==> try-amber: inputs <==
## can_node
module can_node (
    input  wire        clk,
    input  wire        rst,
    input  wire        tx_sig,
    output wire        tx_can_tx,
    output wire        tx_rst_n,
    output wire        tx_led,
    output wire [14:0] tx_crc_reg,
    output wire [3:0]  tx_dlc,
    output wire [10:0] tx_id,
    output wire [3:0]  tx_current_state,
    output wire [15:0] tx_bit_counter,
    output wire [63:0] tx_data,
    output wire        tx_send_frame,
    output wire        tx_sending_frame,
    output wire        tx_idle,
    input  wire        rx_can_rx_buf,
    output wire        rx_SOF_detected,
    output wire        rx_receiving_frame,
    output wire        rx_can_rx,
    output wire [10:0] rx_id_rx,
    output wire [3:0]  rx_dlc_rx,
    output wire [63:0] rx_crc_rx,
    output wire [63:0] rx_data_rx,
    output wire [3:0]  rx_current_state,
    output wire [31:0] rx_state_ascii,
    output wire        rx_red,
    output wire        rx_green,
    output wire        rx_blue,
    output wire        rx_debug_led,
    output wire [15:0] rx_bit_counter,
    output wire        rx_frame_valid
);
==> flow/config.mk <==
export PLATFORM = sky130hd
export DESIGN_NAME = can_node
export DESIGN_NICKNAME = can_node
export VERILOG_FILES = /design/flow/design.v
export SDC_FILE = /design/flow/constraint.sdc
export NUM_CORES = 4
export LEC_CHECK = 0
export ABC_AREA = 0
export CAP_MARGIN = 20
export CELL_PAD_IN_SITES_GLOBAL_PLACEMENT = 2
export CORE_MARGIN = 3
export CORE_UTILIZATION = 47
export HOLD_SLACK_MARGIN = -0.1
export MAX_ROUTING_LAYER = met4
export SLEW_MARGIN = 30
==> flow/constraint.sdc <==
create_clock -name core_clock -period 3.36 [get_ports {clk}]
set_input_delay 0.6720 -clock core_clock [delete_from_list [all_inputs] [get_ports {clk}]]
set_output_delay 0.6720 -clock core_clock [all_outputs]
set_load 0.01 [all_outputs]
run.sh (not shown) runs the stock make flow with config.mk's settings and CLKGATE_MAP_FILE=.
==> try-delta: changes against try-amber <==
ABC_AREA = 1   (was 0)
CAP_MARGIN = 35   (was 20)
CELL_PAD_IN_SITES_GLOBAL_PLACEMENT = default   (was 2)
CORE_ASPECT_RATIO = 0.54   (was default)
CORE_MARGIN = 2   (was 3)
CORE_UTILIZATION = 42   (was 47)
CTS_CLUSTER_SIZE = 93   (was default)
GPL_ROUTABILITY_DRIVEN = 1   (was default)
HOLD_SLACK_MARGIN = default   (was -0.1)
MAX_ROUTING_LAYER = met5   (was met4)
MIN_ROUTING_LAYER = met2   (was default)
SETUP_SLACK_MARGIN = 1.13   (was default)
SLEW_MARGIN = 20   (was 30)
==> flow/constraint.sdc (replaced) <==
create_clock -name core_clock -period 7.0 [get_ports {clk}]
set_input_delay 1.4000 -clock core_clock [delete_from_list [all_inputs] [get_ports {clk}]]
set_output_delay 1.4000 -clock core_clock [all_outputs]
set_load 0.01 [all_outputs]
==> try-pepper: changes against try-amber <==
ABC_AREA = default   (was 0)
CELL_PAD_IN_SITES_GLOBAL_PLACEMENT = default   (was 2)
CORE_ASPECT_RATIO = 0.5   (was default)
CORE_MARGIN = 2   (was 3)
CORE_UTILIZATION = 69   (was 47)
CTS_CLUSTER_DIAMETER = 337   (was default)
CTS_CLUSTER_SIZE = 95   (was default)
HOLD_SLACK_MARGIN = default   (was -0.1)
MAX_ROUTING_LAYER = default   (was met4)
PLACE_DENSITY = 0.36   (was default)
SETUP_SLACK_MARGIN = 0.61   (was default)
SLEW_MARGIN = 20   (was 30)
TNS_END_PERCENT = 10   (was default)
==> flow/constraint.sdc (replaced) <==
create_clock -name core_clock -period 3.2 [get_ports {clk}]
set_input_delay 0.6400 -clock core_clock [delete_from_list [all_inputs] [get_ports {clk}]]
set_output_delay 0.6400 -clock core_clock [all_outputs]
set_load 0.01 [all_outputs]
==> summary of the runs <==
- In synthesized area, try-amber and try-pepper do not differ.
- Die area: try-delta > try-amber > try-pepper.
- In synthesized cell count, try-amber and try-pepper do not differ.
- try-amber stopped in global placement (GPL-0301). try-delta went through all stages and came out clean. try-pepper died in global routing.

========
==> run A <==
Starting RTL as in the previous note.
Settings: LEC_CHECK=0, CAP_MARGIN=20, CORE_MARGIN=2, CORE_UTILIZATION=72, CTS_CLUSTER_DIAMETER=337, CTS_CLUSTER_SIZE=95, PLACE_DENSITY=0.36, SLEW_MARGIN=20, TNS_END_PERCENT=15; clock period 3.2 ns.
==> run P: changes against run A <==
Settings changed: ABC_AREA set to 1, CTS_CLUSTER_DIAMETER 337 to 44, CTS_CLUSTER_SIZE 95 to 22, PLACE_DENSITY 0.36 to 0.35, TNS_END_PERCENT 15 to unset.
==> flow/constraint.sdc (replaced) <==
create_clock -name core_clock -period 2.45 [get_ports {clk}]
set_input_delay 0.4900 -clock core_clock [delete_from_list [all_inputs] [get_ports {clk}]]
set_output_delay 0.4900 -clock core_clock [all_outputs]
set_load 0.01 [all_outputs]
==> results <==
	run P	run A
Status	did not finish	did not finish
Stage where the flow stopped	detailed placement	global routing
Syn_area_per_cell	6.31 sq um	7.62 sq um
Post-synthesis cell type count	65	90
Sequential-to-total area share from yosys stat	30.0%	32.8%
Die Area	0.0219 sq mm	0.0201 sq mm
Yosys simple share	39.9%	28.2%
Routability congestion estimate from global placement	1.13	1.07
CORE AREA	0.0203 sq mm	0.0187 sq mm
Site row count	52	50
Synthesized instance count	2369	1796
Die width	148 microns	142 microns
Core utilization at floorplan	73.7%	73.2%
Share of the synthesized area in the top cell type	30.0%	32.8%
Arithmetic-cell share of the synthesized area counting full adders, half adders and majority gates	2.34%	2.64%
Synth Area in Compound Gates	10.5%	17.8%

========
==> 08-03: inputs <==
can_node again, from the RTL that the note above started with.
clock: 4.36 ns
lec_check: 0
abc_area: 0
cap_margin: 20
cell_pad_in_sites_global_placement: 0
core_margin: 2
core_utilization: 70
max_routing_layer: met4
place_density_lb_addon: 0.28
slew_margin: 30
==> 03-06: changes against 08-03 <==
Settings changed: ABC_AREA 0 to 1, CELL_PAD_IN_SITES_GLOBAL_PLACEMENT 0 to 2, CORE_MARGIN 2 to 8, CORE_UTILIZATION 70 to 34, CTS_CLUSTER_SIZE from default to 46, GPL_ROUTABILITY_DRIVEN from default to 0, GPL_TIMING_DRIVEN from default to 0, MAX_ROUTING_LAYER met4 to met5, PLACE_DENSITY_LB_ADDON 0.28 to default, SLEW_MARGIN 30 to 5.
==> flow/constraint.sdc (replaced) <==
create_clock -name core_clock -period 3.36 [get_ports {clk}]
set_input_delay 0.6720 -clock core_clock [delete_from_list [all_inputs] [get_ports {clk}]]
set_output_delay 0.6720 -clock core_clock [all_outputs]
set_load 0.01 [all_outputs]
==> results <==
03-06 reached the layout checks and failed them: setup timing. 08-03 finished but failed the layout checks on setup timing.
Flip-flop count is the same in 08-03 and 03-06.
In first-iteration DRC count, 08-03 is at 2.6 times the value of 03-06.
Register-to-register slack: 08-03 is higher than 03-06 (270 ps).
Between 08-03 and 03-06, the lower final cell count is in 08-03 (gap 33%, measured against 03-06).
Between 08-03 and 03-06, the lower non-clock buffer count is in 08-03 (gap 203).
